== run A ==
Design neuron_intra_Nbits, start of the top module:
module neuron_intra_Nbits #(
    parameter N = 16,
    parameter N_INPUTS = 16,
    parameter LOG_N_INPUTS = 4  
) (
    input  wire                         clk,
    input  wire                         rst,
    input  wire                         en,
    input  wire signed [N*N_INPUTS-1:0] W,     
    input  wire signed [N*N_INPUTS-1:0] X_N,   
    output reg signed [         N-1:0] Out
);
Size in the first run: about 530 I/O pins, roughly 0.16 mm² of cells after synthesis.
export LEC_CHECK = 0
export CAP_MARGIN = 20
export CORE_MARGIN = 10
export CORE_UTILIZATION = 22
export CTS_CLUSTER_DIAMETER = 332
export CTS_CLUSTER_SIZE = 63
export GPL_ROUTABILITY_DRIVEN = 0
export MAX_ROUTING_LAYER = met4
export SETUP_SLACK_MARGIN = 3.17
export SLEW_MARGIN = 20
create_clock -name core_clock -period 13.5 [get_ports {clk}]
run.sh (not shown) runs the stock make flow with config.mk's settings and CLKGATE_MAP_FILE=.
What run B does differently from run A at the input level:
Settings: HOLD_SLACK_MARGIN newly set to -0.1; SLEW_MARGIN changed from 20 to 35; CORE_ASPECT_RATIO newly set to 1.67; CORE_UTILIZATION changed from 22 to 28; CAP_MARGIN changed from 20 to 10; SETUP_SLACK_MARGIN removed (was 3.17); CTS_CLUSTER_SIZE changed from 63 to 71; PLACE_DENSITY_LB_ADDON newly set to 0.07; CTS_CLUSTER_DIAMETER changed from 332 to 264.
[summary]
- From run A to run B the numbers moved as follows: non-clock buffer count went up 16%; global-route track usage on met1 went up 4.6 points; critical path depth went up about 9%.
- Run B ended with less fraction of area in multi-input gates than run A.
- Cell count (lower): run B
- Going from run A to run B, the global router's overall resource usage was found to have gone up by 8.8 points.
- Compared with run A, the detailed router inserted fewer vias in run B.
- Compared to run A, run B has via density per instance 5.4% higher.
Modified inputs, run C compared to run B
Settings: CAP_MARGIN now 20, was 10; TNS_END_PERCENT now 15, previously not set; SLEW_MARGIN now 10, was 35; CORE_ASPECT_RATIO now 1.16, was 1.67; GPL_ROUTABILITY_DRIVEN no longer set, was 0; MAX_ROUTING_LAYER no longer set, was met4; CORE_UTILIZATION now 45, was 28; CORE_MARGIN now 2, was 10; HOLD_SLACK_MARGIN no longer set, was -0.1; CTS_CLUSTER_DIAMETER now 95, was 264; SETUP_SLACK_MARGIN now -0.96, previously not set; PLACE_DENSITY_LB_ADDON now 0.11, was 0.07; CTS_CLUSTER_SIZE now 12, was 71.
Notes after the runs:
- Summary of run C over run B: via count went down by 1.8%; area of all placed cells without fillers went down by 0.012 mm²; detailed-route wire length on metal 1 went down by about 13%; met1 global-route usage went up by 15 points; half-perimeter wire length after placement went down by 26%.
- The core of run C is more densely filled than that of run B.

---

## job 8176
The RTL this note starts from:
==> flow/design.v <==
module neuron_intra_Nbits #(
    parameter N = 16,
    parameter N_INPUTS = 16,
    parameter LOG_N_INPUTS = 4  
) (
    input  wire                         clk,
    input  wire                         rst,
    input  wire                         en,
    input  wire signed [N*N_INPUTS-1:0] W,     
    input  wire signed [N*N_INPUTS-1:0] X_N,   
    output reg signed [         N-1:0] Out
);
  wire signed [2*N*N_INPUTS-1:0] prod;
  wire signed [         N-1:0] act_out;
  genvar i;
  generate
    for (i = 0; i < N_INPUTS; i = i + 1) begin : mults
      wire signed [N-1:0] Wi;
      wire signed [N-1:0] Xi;
      assign Wi = W[i*N+:N];
      assign Xi = X_N[i*N+:N];
      assign prod[i*2*N+:2*N] = Wi * Xi;
    end
  endgenerate
  genvar j, k;
  generate
    for (j = 0; j < LOG_N_INPUTS; j = j + 1) begin : ADDER_TREE
      wire signed [2*N*(N_INPUTS >> (j+1))-1:0] sum_stage;
      if(j == 0) begin
        for (k = 0; k < (N_INPUTS >> (j+1)); k = k + 1) begin : STAGE0
          assign sum_stage[2*k*N+:2*N] = prod[2*k*2*N+:2*N] + prod[(2*k+1)*2*N+:2*N];
        end
      end else begin
        for (k = 0; k < (N_INPUTS >> (j+1)); k = k + 1) begin : STAGEJ
          assign sum_stage[2*k*N+:2*N] = ADDER_TREE[j-1].sum_stage[2*k*2*N+:2*N] + ADDER_TREE[j-1].sum_stage[(2*k+1)*2*N+:2*N];
        end
      end
    end
    wire signed [2*N-1:0] sum_all;
    assign sum_all = ADDER_TREE[LOG_N_INPUTS-1].sum_stage;
  endgenerate
  reg signed [2*N-1:0] acc;
  always @(posedge clk or posedge rst) begin
    if (rst) begin
		acc <= 0;
		Out <= 0;
	 end
    else if (en) begin
		acc <= sum_all;
		Out <= act_out;
	 end
  end
  localparam signed [N-1:0] MAX_VAL = {1'b0, {(N-1){1'b1}}};  
  assign act_out = (acc < 0) ? 0 : (acc > MAX_VAL) ? MAX_VAL : acc;
endmodule
make LEC_CHECK=0 CAP_MARGIN=10 CELL_PAD_IN_SITES_DETAIL_PLACEMENT=0 CELL_PAD_IN_SITES_GLOBAL_PLACEMENT=1 CORE_MARGIN=2 CORE_UTILIZATION=24 CTS_CLUSTER_SIZE=78 GPL_ROUTABILITY_DRIVEN=1 HOLD_SLACK_MARGIN=-0.09 MAX_ROUTING_LAYER=met4 PLACE_DENSITY_LB_ADDON=0.09 SETUP_SLACK_MARGIN=1.87 SLEW_MARGIN=20 finish   # period 18.2 ns
Job 8176 ended with every stage complete and zero timing, DRC or antenna violations.
Edits applied to the flow inputs when going from job 8176 to job 8988:
# job 8176
export LEC_CHECK = 0
export CAP_MARGIN = 10
export CELL_PAD_IN_SITES_DETAIL_PLACEMENT = 0
export CELL_PAD_IN_SITES_GLOBAL_PLACEMENT = 1
export CORE_MARGIN = 2
export CORE_UTILIZATION = 24
export CTS_CLUSTER_SIZE = 78
export GPL_ROUTABILITY_DRIVEN = 1
export HOLD_SLACK_MARGIN = -0.09
export MAX_ROUTING_LAYER = met4
export PLACE_DENSITY_LB_ADDON = 0.09
export SETUP_SLACK_MARGIN = 1.87
export SLEW_MARGIN = 20
create_clock -name core_clock -period 18.2 [get_ports {clk}]
# job 8988
export LEC_CHECK = 0
export ABC_AREA = 1
export CAP_MARGIN = 20
export CELL_PAD_IN_SITES_DETAIL_PLACEMENT = 0
export CELL_PAD_IN_SITES_GLOBAL_PLACEMENT = 1
export CORE_MARGIN = 2
export CORE_UTILIZATION = 58
export GPL_ROUTABILITY_DRIVEN = 1
export MAX_ROUTING_LAYER = met5
export SETUP_SLACK_MARGIN = 1.73
export SLEW_MARGIN = 20
create_clock -name core_clock -period 15.5 [get_ports {clk}]
Findings:
Job 8988 vs job 8176: tap cell instance count down by more than half
In the final design statistics, job 8988 uses fewer standard cells in total than job 8176.
Going from job 8176 to job 8988, the vertical extent of the die was found to have gone down by 35%.
Diff job 8176 -> job 8988: post-detailed-placement cell area shrank by 1.5%; clock-cell share of area level; least setup slack across all paths after layout -0.96 ns; sequential-to-total area share from yosys stat now sits at about the same level.
Comparing job 8176 and job 8988, met2 layer wire length in the routed design is lower on job 8988.
Between job 8176 and job 8988, via count of the routed design is lower for job 8176, job 8988 comes in above that.
As far as sink count of the clock tree goes, job 8176 and job 8988 are indistinguishable; the numbers are identical.
> inputs changed (job 8988 -> job 7517)
# job 8988
export LEC_CHECK = 0
export ABC_AREA = 1
export CAP_MARGIN = 20
export CELL_PAD_IN_SITES_DETAIL_PLACEMENT = 0
export CELL_PAD_IN_SITES_GLOBAL_PLACEMENT = 1
export CORE_MARGIN = 2
export CORE_UTILIZATION = 58
export GPL_ROUTABILITY_DRIVEN = 1
export MAX_ROUTING_LAYER = met5
export SETUP_SLACK_MARGIN = 1.73
export SLEW_MARGIN = 20
create_clock -name core_clock -period 15.5 [get_ports {clk}]
# job 7517
export LEC_CHECK = 0
export ABC_AREA = 1
export CAP_MARGIN = 20
export CELL_PAD_IN_SITES_DETAIL_PLACEMENT = 0
export CELL_PAD_IN_SITES_GLOBAL_PLACEMENT = 1
export CORE_MARGIN = 2
export CORE_UTILIZATION = 64
export GPL_ROUTABILITY_DRIVEN = 1
export MAX_ROUTING_LAYER = met5
export SETUP_SLACK_MARGIN = 0.41
export SLEW_MARGIN = 20
create_clock -name core_clock -period 10.7 [get_ports {clk}]
- What the final checks of job 7517 revealed, after a flow that finished every stage, was a layout that fails on negative setup slack.
- On final standard cell count with taps included and fillers excluded, the lower figure sits with job 8988, not job 7517.
- Of job 7517 and job 8988, it is job 7517 that has the higher ratio of final minimum period to clock period.
- Going from job 8988 to job 7517, tally of filler cells in the layout -30%.
- Re Yosys chip area: no difference whatsoever between job 8988 and job 7517.
- Job 7517 vs job 8988 — multi-input combinational cell area climbed slightly
- Job 8988 → job 7517: core region area decreased about 10%; smallest hold slack decreased 0.0088 ns.
What job 7473 does differently from job 7517 at the input level:
# job 7517
export LEC_CHECK = 0
export ABC_AREA = 1
export CAP_MARGIN = 20
export CELL_PAD_IN_SITES_DETAIL_PLACEMENT = 0
export CELL_PAD_IN_SITES_GLOBAL_PLACEMENT = 1
export CORE_MARGIN = 2
export CORE_UTILIZATION = 64
export GPL_ROUTABILITY_DRIVEN = 1
export MAX_ROUTING_LAYER = met5
export SETUP_SLACK_MARGIN = 0.41
export SLEW_MARGIN = 20
create_clock -name core_clock -period 10.7 [get_ports {clk}]
# job 7473
export LEC_CHECK = 0
export CAP_MARGIN = 20
export CORE_MARGIN = 2
export CORE_UTILIZATION = 70
export SLEW_MARGIN = 20
create_clock -name core_clock -period 13.3 [get_ports {clk}]
### Flow results
- Job 7473: flow completed, timing, DRC and antenna clean
- Between job 7517 and job 7473, the sequential share of layout area figures differ only marginally.
- Non-clock buffer count is higher on job 7517
- Job 7473 vs. job 7517: area fraction in and, or, nand and nor cells has increased; first-pass GRT wire length has decreased.
